==> inputs of wip/xenon <==
==> flow/design.v <==
module reg_mux(in,out,clk,ce,rst);
parameter WIDTH=18;
parameter PIPELINE=0; 
parameter RESET_TYPE="SYNC";  
input[WIDTH-1:0] in;
input clk,ce,rst;
output reg[WIDTH-1:0] out;
generate
	if(PIPELINE && RESET_TYPE=="SYNC") begin
		always @(posedge clk) begin
			if(rst) begin
				out<=0;
			end
			else if(ce) begin
				out<=in;
			end
		end
	end
endgenerate
generate
	if(PIPELINE && RESET_TYPE=="ASYNC") begin
		always @(posedge clk or posedge rst) begin
			if (rst) begin
				out<=0;
			end
			else if (ce) begin
				out<=in;
			end
		end
	end
endgenerate
generate
	if(PIPELINE==0) begin
		always @(*) begin
			out=in;
		end
	end
endgenerate
endmodule
module DSP(A,B,C,D,CARRYIN,M,P,CARRYOUT,CARRYOUTF,CLK,OPMODE,
CEA,CEB,CEC,CED,CECARRYIN,CEM,CEP,CEOPMODE,
RSTA,RSTB,RSTC,RSTD,RSTCARRYIN,RSTM,RSTP,RSTOPMODE,
BCOUT,PCIN,PCOUT);
input[17:0] A, B, D;
input[47:0] C,PCIN;
input[7:0] OPMODE;
input CARRYIN,CLK,CEA,CEB,CEC,CECARRYIN,CED,CEM,CEP,CEOPMODE;
input RSTA,RSTB,RSTC,RSTD,RSTCARRYIN,RSTM,RSTP,RSTOPMODE;
output wire[35:0] M;
output wire[47:0] P,PCOUT;
output wire[17:0] BCOUT;
output CARRYOUT,CARRYOUTF;
parameter A0REG=0;	 
parameter A1REG=1; 
parameter B0REG=0;
parameter B1REG=1;
parameter CREG=1;
parameter DREG=1;
parameter MREG=1;
parameter PREG=1;
parameter CARRYINREG=1;
parameter CARRYOUTREG=1;
parameter OPMODEREG=1;
parameter CARRYINSEL="OPMODE5";  
parameter B_INPUT="DIRECT";  
parameter RSTTYPE="SYNC";   
wire[7:0] OPMODE_REG;
wire[17:0] D_REG;
reg[17:0] B0_IN;
wire[17:0] B0_REG;
reg[17:0] PRE_RESULT;
wire[17:0] B1_IN;
wire[17:0] B1_REG;
wire[17:0] A0_REG;
wire[17:0] A1_REG;
wire[35:0] Product_Result;
wire[35:0] M_REG;
reg[47:0] X_OUT;
reg[47:0] Z_OUT;
wire[48:0] Post_Result;
wire[47:0] C_REG;
reg Carry_IN;  
wire CIN; 
wire Carry_Out_In;
reg_mux #(.WIDTH(18), .PIPELINE(DREG), .RESET_TYPE(RSTTYPE)) DREG_INST(.in(D), .out(D_REG), .clk(CLK), .ce(CED), .rst(RSTD));
reg_mux #(.WIDTH(18), .PIPELINE(B0REG), .RESET_TYPE(RSTTYPE)) B0REG_INST(.in(B0_IN), .out(B0_REG), .clk(CLK), .ce(CEB), .rst(RSTB));
reg_mux #(.WIDTH(18), .PIPELINE(B1REG), .RESET_TYPE(RSTTYPE)) B1REG_INST(.in(B1_IN), .out(B1_REG), .clk(CLK), .ce(CEB), .rst(RSTB));
reg_mux #(.WIDTH(18), .PIPELINE(A0REG), .RESET_TYPE(RSTTYPE)) A0REG_INST(.in(A), .out(A0_REG), .clk(CLK), .ce(CEA), .rst(RSTA));
reg_mux #(.WIDTH(18), .PIPELINE(A1REG), .RESET_TYPE(RSTTYPE)) A1REG_INST(.in(A0_REG), .out(A1_REG), .clk(CLK), .ce(CEA), .rst(RSTA));
reg_mux #(.WIDTH(48), .PIPELINE(CREG), .RESET_TYPE(RSTTYPE)) CREG_INST(.in(C), .out(C_REG), .clk(CLK), .ce(CEC), .rst(RSTC));
reg_mux #(.WIDTH(36), .PIPELINE(MREG), .RESET_TYPE(RSTTYPE)) MREG_INST(.in(Product_Result), .out(M_REG), .clk(CLK), .ce(CEM), .rst(RSTM));
reg_mux #(.WIDTH(1), .PIPELINE(CARRYINREG), .RESET_TYPE(RSTTYPE)) CYIREG_INST(.in(Carry_IN), .out(CIN), .clk(CLK), .ce(CECARRYIN), .rst(RSTCARRYIN));
reg_mux #(.WIDTH(8), .PIPELINE(OPMODEREG), .RESET_TYPE(RSTTYPE)) OPMODEREG_INST(.in(OPMODE), .out(OPMODE_REG), .clk(CLK), .ce(CEOPMODE), .rst(RSTOPMODE));
reg_mux #(.WIDTH(1), .PIPELINE(CARRYOUTREG), .RESET_TYPE(RSTTYPE)) CYOREG_INST(.in(Carry_Out_In), .out(CARRYOUT), .clk(CLK), .ce(CECARRYIN), .rst(RSTCARRYIN));
reg_mux #(.WIDTH(48), .PIPELINE(PREG), .RESET_TYPE(RSTTYPE)) PREG_INST(.in(Post_Result), .out(P), .clk(CLK), .ce(CEP), .rst(RSTP));
always @(*) begin
	case(B_INPUT)
		"DIRECT": B0_IN=B;
		"CASCADE": B0_IN=BCOUT;
		default: B0_IN=0;
	endcase
end
always @(*) begin
	if(OPMODE_REG[6])
		PRE_RESULT= D_REG - B0_REG;	
	else
		PRE_RESULT= D_REG + B0_REG;
end
assign B1_IN=(OPMODE_REG[4])? PRE_RESULT: B0_REG;
assign Product_Result=B1_REG * A1_REG;
assign M=M_REG;
always @(*) begin
	case(CARRYINSEL)
		"CARRYIN": Carry_IN=CARRYIN;
		"OPMODE5": Carry_IN=OPMODE_REG[5];
		default: Carry_IN=0;
	endcase
end
always @(*) begin
	case({ OPMODE_REG[3], OPMODE_REG[2]})
		0: Z_OUT=0;
		1: Z_OUT=PCIN;
		2: Z_OUT=P;
		3: Z_OUT=C_REG;
	endcase
end
always @(*) begin
	case( {OPMODE_REG[1], OPMODE_REG[0]})
		0: X_OUT=0;
		1: X_OUT={ {13{M_REG[35]}} , M_REG[34:0] };  
 		2: X_OUT=P;
		3: X_OUT={D_REG[11:0], A1_REG, B1_REG};    
	endcase
end
assign Post_Result= ( OPMODE_REG[7] )? (Z_OUT-(X_OUT+CIN)) : (Z_OUT+X_OUT+CIN) ;
assign Carry_Out_In=Post_Result[48];
assign BCOUT= B1_REG;
assign CARRYOUTF= CARRYOUT;
assign PCOUT=P;
endmodule
==> flow/run.sh <==
#!/bin/bash
# the make line also repeats each setting of config.mk as NAME=value (left out here)
make -C /OpenROAD-flow-scripts/flow DESIGN_CONFIG=/design/flow/config.mk WORK_HOME=/design/flow/orfs CLKGATE_MAP_FILE= finish
==> flow/config.mk <==
export PLATFORM = sky130hd
export DESIGN_NAME = DSP
export DESIGN_NICKNAME = DSP
export VERILOG_FILES = /design/flow/design.v
export SDC_FILE = /design/flow/constraint.sdc
export NUM_CORES = 4
export LEC_CHECK = 0
export CAP_MARGIN = 5
export CORE_MARGIN = 2
export CORE_UTILIZATION = 68
export CTS_CLUSTER_DIAMETER = 29
export CTS_CLUSTER_SIZE = 86
export MAX_ROUTING_LAYER = met4
export SETUP_SLACK_MARGIN = 0.73
export SLEW_MARGIN = 20
export TNS_END_PERCENT = 40
==> flow/constraint.sdc <==
create_clock -name core_clock -period 5.9 [get_ports {CLK}]
set_input_delay 1.1800 -clock core_clock [delete_from_list [all_inputs] [get_ports {CLK}]]
set_output_delay 1.1800 -clock core_clock [all_outputs]
set_load 0.01 [all_outputs]
==> wip/cedar: changes against wip/xenon <==
Settings changed: ABC_AREA set to 1, CAP_MARGIN 5 to 20, CORE_ASPECT_RATIO set to 1.76, CORE_UTILIZATION 68 to 70, CTS_CLUSTER_DIAMETER 29 to 381, CTS_CLUSTER_SIZE 86 to 44, SETUP_SLACK_MARGIN 0.73 to -0.74, TNS_END_PERCENT 40 to 5.
==> flow/constraint.sdc (replaced) <==
create_clock -name core_clock -period 8.0 [get_ports {CLK}]
set_input_delay 1.6000 -clock core_clock [delete_from_list [all_inputs] [get_ports {CLK}]]
set_output_delay 1.6000 -clock core_clock [all_outputs]
set_load 0.01 [all_outputs]
==> wip/sierra: changes against wip/xenon <==
Settings changed: ABC_AREA set to 1, CAP_MARGIN 5 to 20, CORE_ASPECT_RATIO set to 0.5, CTS_CLUSTER_DIAMETER 29 to 301, CTS_CLUSTER_SIZE 86 to 99, MAX_ROUTING_LAYER met4 to unset, PLACE_DENSITY set to 0.35, SETUP_SLACK_MARGIN 0.73 to 0.39, TNS_END_PERCENT 40 to 5.
==> flow/constraint.sdc (replaced) <==
create_clock -name core_clock -period 3.15 [get_ports {CLK}]
set_input_delay 0.6300 -clock core_clock [delete_from_list [all_inputs] [get_ports {CLK}]]
set_output_delay 0.6300 -clock core_clock [all_outputs]
set_load 0.01 [all_outputs]
==> wip/tundra: changes against wip/xenon <==
Settings changed: CAP_MARGIN 5 to 20, CORE_UTILIZATION 68 to 58, CTS_CLUSTER_DIAMETER 29 to unset, CTS_CLUSTER_SIZE 86 to unset, PLACE_DENSITY set to 0.6, SETUP_SLACK_MARGIN 0.73 to unset, TNS_END_PERCENT 40 to unset.
==> flow/constraint.sdc (replaced) <==
create_clock -name core_clock -period 5.3 [get_ports {CLK}]
set_input_delay 1.0600 -clock core_clock [delete_from_list [all_inputs] [get_ports {CLK}]]
set_output_delay 1.0600 -clock core_clock [all_outputs]
set_load 0.01 [all_outputs]
==> results <==
| quantity | wip/cedar | wip/tundra | wip/xenon | wip/sierra |
|---|---|---|---|---|
| Fraction of cell area in non-clock buffers | 10.2% | 16.4% | - | - |
| Multi-input combinational gate total | 3,400 | 2,477 | - | - |
| Non-Filler Instances | 5,737 | 4,384 | - | - |
| Run status | finished clean | complete, but fails checks | stopped before the end | stopped before the end |
| Last stage reached | - | - | 5_1_grt | 4_1_cts |
| Reasons for failing layout checks | - | negative setup slack | - | - |
| Power Internal | 2.42 mW | 4.14 mW | - | - |
| Slowest cell on the critical path | sky130_fd_sc_hd__dfxtp_1 | sky130_fd_sc_hd__fa_1 | - | - |
| Crit path launch | B1REG_INST.out[10] | B1REG_INST.out[5] | - | - |
| Multi-input gate area in the final layout | 21,500 um^2 | 21,300 um^2 | - | - |
| Total Power Consumption | 4.88 mW | 7.26 mW | - | - |
| Placed inst area | 34,000 um^2 | 32,600 um^2 | 31,600 um^2 | 39,500 um^2 |
| Area of the core region | 43,800 um^2 | 46,800 um^2 | 39,900 um^2 | 44,900 um^2 |
| Number of signal-net buffers in the layout | 363 | 610 | - | - |
| Std cell rows | 102 | 79 | 73 | 55 |
| Wire length on met2 | 57,400 um | 44,400 um | - | - |
| Area added between synthesis and finish | 12.7% | 23.3% | - | - |
| Worst slack on hold paths | 0.463 ns | 0.495 ns | - | - |
Power figures rest on the tool's default switching activity, not on a simulated workload.
